## comparator_latch
module comparator_latch #
(
  parameter n_to_response_time = -1038,
  parameter p_to_response_time = -1020,
  parameter const_response_time = 1285,
  parameter n_to_tau = -1248,
  parameter p_to_tau = 1037,
  parameter const_tau = 1042,
  parameter n_to_response_time_lh = -1752,
  parameter p_to_response_time_lh = -1006,
  parameter const_response_time_lh = 1185,
  parameter n_to_tau_lh = 1131,
  parameter p_to_tau_lh = -1115,
  parameter const_tau_lh = 1529
)
(
  input clk,
  input reset,
  input sys_clk,
  input [15-1:0] n,
  input [15-1:0] p,
  output [35-1:0] out
);
export LEC_CHECK = 0
export ABC_AREA = 0
export CAP_MARGIN = 20
export CELL_PAD_IN_SITES_DETAIL_PLACEMENT = 0
export CORE_ASPECT_RATIO = 1.74
export CORE_MARGIN = 10
export CORE_UTILIZATION = 55
export CTS_CLUSTER_DIAMETER = 80
export CTS_CLUSTER_SIZE = 66
export GPL_TIMING_DRIVEN = 0
export HOLD_SLACK_MARGIN = 0.27
export MIN_ROUTING_LAYER = met1
export PLACE_DENSITY_LB_ADDON = 0.07
export SETUP_SLACK_MARGIN = -1.75
export SLEW_MARGIN = 20
export TNS_END_PERCENT = 35
create_clock -name core_clock -period 20.1 [get_ports {clk}]
run.sh (not shown) runs the stock make flow with config.mk's settings and CLKGATE_MAP_FILE=.
The baseline finished with setup timing left.
Next try:
- ABC_AREA: 0 -> 1
- CORE_ASPECT_RATIO: 1.74 -> 1.02
- CORE_MARGIN: 10 -> 2
- CORE_UTILIZATION: 55 -> 72
- CTS_CLUSTER_DIAMETER: 80 -> 204
- GPL_TIMING_DRIVEN: 0 -> 1
- HOLD_SLACK_MARGIN: 0.27 -> unset
- MAX_ROUTING_LAYER: unset -> met4
- SETUP_SLACK_MARGIN: -1.75 -> 0.25
- TNS_END_PERCENT: 35 -> unset
What happened:
- Now the flow produced a clean layout
- register-to-register slack is better by 0.07 ns
- final cell count rises by about a fifth
- cell area is higher by roughly a tenth
- wire length went up by a quarter to a third
Next try:
- ABC_AREA: 1 -> 0
- CORE_ASPECT_RATIO: 1.02 -> 0.61
- CORE_MARGIN: 2 -> 10
- CORE_UTILIZATION: 72 -> 25
- CTS_CLUSTER_DIAMETER: 204 -> unset
- GPL_TIMING_DRIVEN: 1 -> 0
- MAX_ROUTING_LAYER: met4 -> unset
- MIN_ROUTING_LAYER: met1 -> met2
- SETUP_SLACK_MARGIN: 0.25 -> 1.73
Result: With this change the flow reached the layout checks and failed them: setup timing; global-route usage came out lower by 19 points; via count goes up by 10%; count of clock-buffer cells in the layout is unchanged.
Next try:
- ABC_AREA: 0 -> 1
- CAP_MARGIN: 20 -> 10
- CELL_PAD_IN_SITES_GLOBAL_PLACEMENT: unset -> 1
- CORE_MARGIN: 10 -> 2
- CORE_UTILIZATION: 25 -> 52
- GPL_ROUTABILITY_DRIVEN: unset -> 0
- MAX_ROUTING_LAYER: unset -> met4
- PLACE_DENSITY_LB_ADDON: 0.07 -> 0.29
- SETUP_SLACK_MARGIN: 1.73 -> 5.0
- TNS_END_PERCENT: unset -> 65
With this change the flow failed in 5_1_grt.
Die area fell by 52%.
Synthesized cell count goes up by 19%.
Synthesized area went up by 5.8%.
Next try:
- CAP_MARGIN: 10 -> 20
- CELL_PAD_IN_SITES_GLOBAL_PLACEMENT: 1 -> unset
- CORE_ASPECT_RATIO: 0.61 -> 0.5
- CORE_MARGIN: 2 -> 10
- CORE_UTILIZATION: 52 -> 55
- CTS_CLUSTER_DIAMETER: unset -> 80
- GPL_ROUTABILITY_DRIVEN: 0 -> unset
- MAX_ROUTING_LAYER: met4 -> unset
- MIN_ROUTING_LAYER: met2 -> met1
- PLACE_DENSITY_LB_ADDON: 0.29 -> 0.07
- SETUP_SLACK_MARGIN: 5.0 -> 2.8
- TNS_END_PERCENT: 65 -> unset
What happened: The new run went through all stages and came out clean; area after synthesis does not change; die area rose by a few percent; synthesized cell count is unchanged.

Starting RTL as in the previous note.
Design comparator_latch, start of the top module:
module comparator_latch #
(
  parameter n_to_response_time = -1038,
  parameter p_to_response_time = -1020,
  parameter const_response_time = 1285,
  parameter n_to_tau = -1248,
  parameter p_to_tau = 1037,
  parameter const_tau = 1042,
  parameter n_to_response_time_lh = -1752,
  parameter p_to_response_time_lh = -1006,
  parameter const_response_time_lh = 1185,
  parameter n_to_tau_lh = 1131,
  parameter p_to_tau_lh = -1115,
  parameter const_tau_lh = 1529
)
(
  input clk,
  input reset,
  input sys_clk,
  input [15-1:0] n,
  input [15-1:0] p,
  output [35-1:0] out
);
  reg [17-1:0] state_cycle_counter;
  reg [1-1:0] prev_sys_clk;
  reg [35-1:0] o;
  wire [32-1:0] wait_time;
  wire [51-1:0] tau;
  wire [36-1:0] dvdt;
  wire [32-1:0] wait_time_lh;
  wire [59-1:0] tau_lh;
  wire [37-1:0] dodt;
  reg [32-1:0] fsm;
  localparam fsm_init = 0;
  wire [35-1:0] padr_0;
  wire [23-1:0] padr_bits_1;
  assign padr_bits_1 = 0;
  wire [29-1:0] truncR_2;
  wire [29-1:0] padl_3;
  wire [28-1:0] padl_bits_4;
  wire [1-1:0] toSInt_5;
  assign toSInt_5 = 0;
  wire [28-1:0] toSInt_imm_6;
  wire [27-1:0] const_7;
  assign const_7 = 27'd55364812;
  assign toSInt_imm_6 = { toSInt_5, const_7 };
  assign padl_bits_4 = toSInt_imm_6;
  assign padl_3 = { { 1{ padl_bits_4[27] } }, padl_bits_4 };
  assign truncR_2 = padl_3;
  wire [12-1:0] truncR_shift_8;
  assign truncR_shift_8 = truncR_2 >>> 17;
  wire [12-1:0] truncR_imm_9;
  assign truncR_imm_9 = (truncR_2[28])? truncR_shift_8[11:0] : truncR_2[28:17];
  ...
clock: 20.9 ns
lec_check: 0
abc_area: 0
cap_margin: 20
cell_pad_in_sites_detail_placement: 0
core_aspect_ratio: 0.61
core_margin: 2
core_utilization: 72
cts_cluster_size: 66
gpl_timing_driven: 1
max_routing_layer: met4
min_routing_layer: met1
place_density_lb_addon: 0.07
setup_slack_margin: 1.73
slew_margin: 20
The starting point completed and failed the layout checks on negative setup slack.
==> next run, changes <==
--- a/flow/config.mk
+++ b/flow/config.mk
@@ -8 +8 @@
-export ABC_AREA = 0
+export ABC_AREA = 1
@@ -13,0 +14 @@
+export CTS_CLUSTER_DIAMETER = 218
==> flow/constraint.sdc (replaced) <==
create_clock -name core_clock -period 16.3 [get_ports {clk}]
set_input_delay 3.2600 -clock core_clock [delete_from_list [all_inputs] [get_ports {clk}]]
set_output_delay 3.2600 -clock core_clock [all_outputs]
set_load 0.01 [all_outputs]
The changed run aborted during global routing (5_1_grt), error GRT-0116.
Area after synthesis increases by 5.8%.
Die area climbs by 5.7%.
Synthesized cell count increases by 19%.
==> next run, changes <==
--- a/flow/config.mk
+++ b/flow/config.mk
@@ -8 +8 @@
-export ABC_AREA = 1
+export ABC_AREA = 0
@@ -14,2 +14,2 @@
-export CTS_CLUSTER_DIAMETER = 218
-export CTS_CLUSTER_SIZE = 66
+export CTS_CLUSTER_DIAMETER = 90
+export CTS_CLUSTER_SIZE = 37
@@ -17 +16,0 @@
-export MAX_ROUTING_LAYER = met4
@@ -19,2 +18 @@
-export PLACE_DENSITY_LB_ADDON = 0.07
-export SETUP_SLACK_MARGIN = 1.73
+export SETUP_SLACK_MARGIN = 0.74
==> flow/constraint.sdc (replaced) <==
create_clock -name core_clock -period 13.8 [get_ports {clk}]
set_input_delay 2.7600 -clock core_clock [delete_from_list [all_inputs] [get_ports {clk}]]
set_output_delay 2.7600 -clock core_clock [all_outputs]
set_load 0.01 [all_outputs]
Effect: Now the flow finished but failed the layout checks on negative setup slack. Die size goes down by a few percent. Area after synthesis goes down by a few percent. Synthesized cell count goes down by about a fifth.

Starting RTL as in the previous note.
clock: 19.1 ns
lec_check: 0
abc_area: 1
cap_margin: 20
cell_pad_in_sites_detail_placement: 0
core_aspect_ratio: 1.02
core_margin: 2
core_utilization: 72
cts_cluster_diameter: 204
cts_cluster_size: 20
gpl_timing_driven: 1
max_routing_layer: met4
min_routing_layer: met1
place_density_lb_addon: 0.01
setup_slack_margin: 0.25
slew_margin: 20
The baseline did not get past global routing on ODB-0269.
==> next run, changes <==
==> flow/config.mk (replaced) <==
export PLATFORM = sky130hd
export DESIGN_NAME = comparator_latch
export DESIGN_NICKNAME = comparator_latch
export VERILOG_FILES = /design/flow/design.v
export SDC_FILE = /design/flow/constraint.sdc
export NUM_CORES = 4
export LEC_CHECK = 0
export ABC_AREA = 1
export CAP_MARGIN = 20
export CORE_MARGIN = 2
export CORE_UTILIZATION = 72
export CTS_CLUSTER_DIAMETER = 211
export MAX_ROUTING_LAYER = met4
export PLACE_DENSITY_LB_ADDON = 0.01
export SETUP_SLACK_MARGIN = 2.13
export SLEW_MARGIN = 20
==> flow/constraint.sdc (replaced) <==
create_clock -name core_clock -period 19.0 [get_ports {clk}]
set_input_delay 3.8000 -clock core_clock [delete_from_list [all_inputs] [get_ports {clk}]]
set_output_delay 3.8000 -clock core_clock [all_outputs]
set_load 0.01 [all_outputs]
Result:
- Now the flow produced a layout that fails on setup timing
- synthesized cell count stays the same
- synthesized area stays the same
- die area hardly moves
==> next run, changes <==
==> flow/config.mk (replaced) <==
export PLATFORM = sky130hd
export DESIGN_NAME = comparator_latch
export DESIGN_NICKNAME = comparator_latch
export VERILOG_FILES = /design/flow/design.v
export SDC_FILE = /design/flow/constraint.sdc
export NUM_CORES = 4
export LEC_CHECK = 0
export CAP_MARGIN = 20
export CORE_MARGIN = 2
export CORE_UTILIZATION = 17
export SLEW_MARGIN = 20
==> flow/constraint.sdc (replaced) <==
create_clock -name core_clock -period 24.8 [get_ports {clk}]
set_input_delay 4.9600 -clock core_clock [delete_from_list [all_inputs] [get_ports {clk}]]
set_output_delay 4.9600 -clock core_clock [all_outputs]
set_load 0.01 [all_outputs]
Outcome: The changed run ran to the end with no violations; global-route usage fell by 38 points; core utilization fell by 69 points; register-to-register slack is better by 6.4 ns; non-clock buffer count falls by 897; critical path depth is lower by 8; via count fell by a quarter to a third; cell area is lower by roughly a tenth; cell count came out higher by roughly a tenth; setup slack gets better by 2.0 ns.
==> next run, changes <==
--- a/flow/config.mk
+++ b/flow/config.mk
@@ -6,6 +6,10 @@
 export NUM_CORES = 4
 export LEC_CHECK = 0
+export ABC_AREA = 1
 export CAP_MARGIN = 20
 export CORE_MARGIN = 2
-export CORE_UTILIZATION = 17
+export CORE_UTILIZATION = 72
+export CTS_CLUSTER_DIAMETER = 272
+export CTS_CLUSTER_SIZE = 96
+export PLACE_DENSITY = 0.38
 export SLEW_MARGIN = 20
==> flow/constraint.sdc (replaced) <==
create_clock -name core_clock -period 13.4 [get_ports {clk}]
set_input_delay 2.6800 -clock core_clock [delete_from_list [all_inputs] [get_ports {clk}]]
set_output_delay 2.6800 -clock core_clock [all_outputs]
set_load 0.01 [all_outputs]
Now the flow died in global routing on GRT-0232.
Synthesized area rises by 5.8%.
Die size came out lower by 75%.
Synthesized cell count climbs by 19%.
==> next run, changes <==
==> flow/config.mk (replaced) <==
export PLATFORM = sky130hd
export DESIGN_NAME = comparator_latch
export DESIGN_NICKNAME = comparator_latch
export VERILOG_FILES = /design/flow/design.v
export SDC_FILE = /design/flow/constraint.sdc
export NUM_CORES = 4
export LEC_CHECK = 0
export CAP_MARGIN = 20
export CORE_MARGIN = 2
export CORE_UTILIZATION = 40
export SLEW_MARGIN = 20
==> flow/constraint.sdc (replaced) <==
create_clock -name core_clock -period 24.8 [get_ports {clk}]
set_input_delay 4.9600 -clock core_clock [delete_from_list [all_inputs] [get_ports {clk}]]
set_output_delay 4.9600 -clock core_clock [all_outputs]
set_load 0.01 [all_outputs]
Effect: The new run completed without violations. Die area goes up by 69%. Synthesized area goes down by 5.5%. Synthesized cell count goes down by 16%.

comparator_latch again, from the RTL that the note above started with.
export LEC_CHECK = 0
export ABC_AREA = 1
export CAP_MARGIN = 20
export CORE_MARGIN = 2
export CORE_UTILIZATION = 72
export CTS_CLUSTER_DIAMETER = 211
export MAX_ROUTING_LAYER = met4
export PLACE_DENSITY_LB_ADDON = 0.01
export SETUP_SLACK_MARGIN = 1.48
export SLEW_MARGIN = 20
create_clock -name core_clock -period 18.6 [get_ports {clk}]
The baseline never finished: it broke off in global routing (5_1_grt) with GRT-0232.
Rerun with:
ABC_AREA = not set   (was 1)
CORE_UTILIZATION = 40   (was 72)
CTS_CLUSTER_DIAMETER = not set   (was 211)
MAX_ROUTING_LAYER = not set   (was met4)
PLACE_DENSITY_LB_ADDON = not set   (was 0.01)
SETUP_SLACK_MARGIN = not set   (was 1.48)
clock period = 19.5 ns   (was 18.6 ns; I/O delays follow)
The changed run finished with setup timing left.
Area after synthesis shrinks by 5.5%.
Die size increases by 69%.
Synthesized cell count decreases by 16%.
Rerun with:
SETUP_SLACK_MARGIN = 3.36   (was not set)
clock period = 24.8 ns   (was 19.5 ns; I/O delays follow)
=> The new run produced a clean layout. Routed wire length came out lower by 4.1%. Utilization came out lower by 4.1 points. Via count came out lower by 8.0%. Sequential cell count stays the same. Area after synthesis does not change. Clock-buffer cell count came out lower by 1. Die size stays the same.
Rerun with:
CAP_MARGIN = 25   (was 20)
CORE_MARGIN = 7   (was 2)
GPL_ROUTABILITY_DRIVEN = 0   (was not set)
SETUP_SLACK_MARGIN = not set   (was 3.36)
clock period = 26.0 ns   (was 24.8 ns; I/O delays follow)
=>
- clock skew hardly moves
- final cell count drops by 2.1%
- count of clock-buffer cells in the layout climbs by 1
- utilization drops by 2.7 points
- register-to-register slack gets better by 1.2 ns
- sequential cell count stays the same
Rerun with:
ABC_AREA = 0   (was not set)
CAP_MARGIN = 5   (was 25)
CELL_PAD_IN_SITES_DETAIL_PLACEMENT = 2   (was not set)
CORE_ASPECT_RATIO = 0.55   (was not set)
CTS_CLUSTER_DIAMETER = 68   (was not set)
GPL_TIMING_DRIVEN = 0   (was not set)
MAX_ROUTING_LAYER = met4   (was not set)
The new run died in global routing (5_1_grt).
Area after synthesis does not change.
Die size goes up by about 0.3%.
Synthesized cell count stays the same.
Rerun with:
CAP_MARGIN = 20   (was 5)
CELL_PAD_IN_SITES_DETAIL_PLACEMENT = not set   (was 2)
CORE_ASPECT_RATIO = not set   (was 0.55)
CORE_MARGIN = 2   (was 7)
CORE_UTILIZATION = 66   (was 40)
CTS_CLUSTER_DIAMETER = 100   (was 68)
CTS_CLUSTER_SIZE = 99   (was not set)
GPL_ROUTABILITY_DRIVEN = not set   (was 0)
GPL_TIMING_DRIVEN = not set   (was 0)
HOLD_SLACK_MARGIN = 0.28   (was not set)
MAX_ROUTING_LAYER = not set   (was met4)
PLACE_DENSITY_LB_ADDON = 0.02   (was not set)
SETUP_SLACK_MARGIN = -2.0   (was not set)
TNS_END_PERCENT = 25   (was not set)
- The new run ran to the end with no violations
- area after synthesis stays the same
- die area fell by 42%
- synthesized cell count stays the same

Setup of harbor:
Starting RTL as in the previous note.
clock: 13.9 ns
lec_check: 0
cap_margin: 0
core_margin: 2
core_utilization: 70
cts_cluster_diameter: 370
cts_cluster_size: 64
setup_slack_margin: 3.72
slew_margin: 20
Complete run, failing final checks: harbor, reason negative setup slack.
Here is what was changed in the inputs of tundra compared with harbor.
--- a/flow/config.mk
+++ b/flow/config.mk
@@ -7,8 +7,6 @@
 export LEC_CHECK = 0
-export CAP_MARGIN = 0
+export CAP_MARGIN = 20
 export CORE_MARGIN = 2
-export CORE_UTILIZATION = 70
-export CTS_CLUSTER_DIAMETER = 370
-export CTS_CLUSTER_SIZE = 64
-export SETUP_SLACK_MARGIN = 3.72
+export CORE_UTILIZATION = 71
+export CTS_CLUSTER_DIAMETER = 103
 export SLEW_MARGIN = 20
==> flow/constraint.sdc <==
create_clock -name core_clock -period 19.6 [get_ports {clk}]
set_input_delay 3.9200 -clock core_clock [delete_from_list [all_inputs] [get_ports {clk}]]
set_output_delay 3.9200 -clock core_clock [all_outputs]
set_load 0.01 [all_outputs]
## What came out
Changes observed in tundra relative to harbor: cell count moved down.
Although it ran to completion, tundra produced a layout that fails the final checks because of negative setup slack.
The lower floorplan utilization of tundra and harbor is in harbor.
Compared with harbor, in tundra number of max-capacitance violations reported was more or less identical, all-layer global routing usage shrank by 4.4 points.
[compare] base=harbor new=tundra: remaining global-route overflow did not really move.
Compared with harbor, in tundra layout overhead on the synthesized area now sits lower, buffers plus inverters on the worst setup path lost 4.
Modified inputs, quartz compared to tundra
--- a/flow/config.mk
+++ b/flow/config.mk
@@ -9,4 +9,5 @@
 export CORE_MARGIN = 2
-export CORE_UTILIZATION = 71
-export CTS_CLUSTER_DIAMETER = 103
+export CORE_UTILIZATION = 72
+export CTS_CLUSTER_SIZE = 37
+export PLACE_DENSITY = 0.64
 export SLEW_MARGIN = 20
==> flow/constraint.sdc <==
create_clock -name core_clock -period 14.6 [get_ports {clk}]
set_input_delay 2.9200 -clock core_clock [delete_from_list [all_inputs] [get_ports {clk}]]
set_output_delay 2.9200 -clock core_clock [all_outputs]
set_load 0.01 [all_outputs]
### Flow results
- Of tundra and quartz, not a single run came through the flow clean.
- tundra finished all stages; however, its layout fails the closing checks, the failures being negative setup slack.
- Compared with tundra, quartz shows finished layout cell area that has gone up slightly.
- On delay contributed by the slowest stage of the critical path, tundra tracks quartz almost exactly.
- As of quartz, via count had risen slightly compared to tundra.
- Aggregate global-route resource usage in quartz vs tundra: up 2.8 points
> inputs changed (quartz -> maple)
--- a/flow/config.mk
+++ b/flow/config.mk
@@ -7,2 +7,3 @@
 export LEC_CHECK = 0
+export ABC_AREA = 1
 export CAP_MARGIN = 20
@@ -10,4 +11,5 @@
 export CORE_UTILIZATION = 72
-export CTS_CLUSTER_SIZE = 37
-export PLACE_DENSITY = 0.64
+export CTS_CLUSTER_SIZE = 100
+export PLACE_DENSITY = 0.38
 export SLEW_MARGIN = 20
+export TNS_END_PERCENT = 15
==> flow/constraint.sdc <==
create_clock -name core_clock -period 18.6 [get_ports {clk}]
set_input_delay 3.7200 -clock core_clock [delete_from_list [all_inputs] [get_ports {clk}]]
set_output_delay 3.7200 -clock core_clock [all_outputs]
set_load 0.01 [all_outputs]
Notes after the runs:
- Although it ran to completion, maple produced a layout that fails the final checks because of negative setup slack.
- maple: post-layout period usage of the worst path 25 points below quartz
- quartz has lower routed wire length than maple.
- Re number of pins exceeding their max-slew limit in the final report: no difference whatsoever between maple and quartz.
- Diff maple..quartz | fraction of area in clock buffers and inverters | negligible
- Max data required time of the worst path across maple and quartz: maple
- quartz has lower final design instance area without fill than maple.
- | normalized max-slew margin | maple vs quartz | 18 points lower |
- Looking only at final instance count without filler cells, and setting everything else aside, the lower value of maple and quartz goes to quartz.
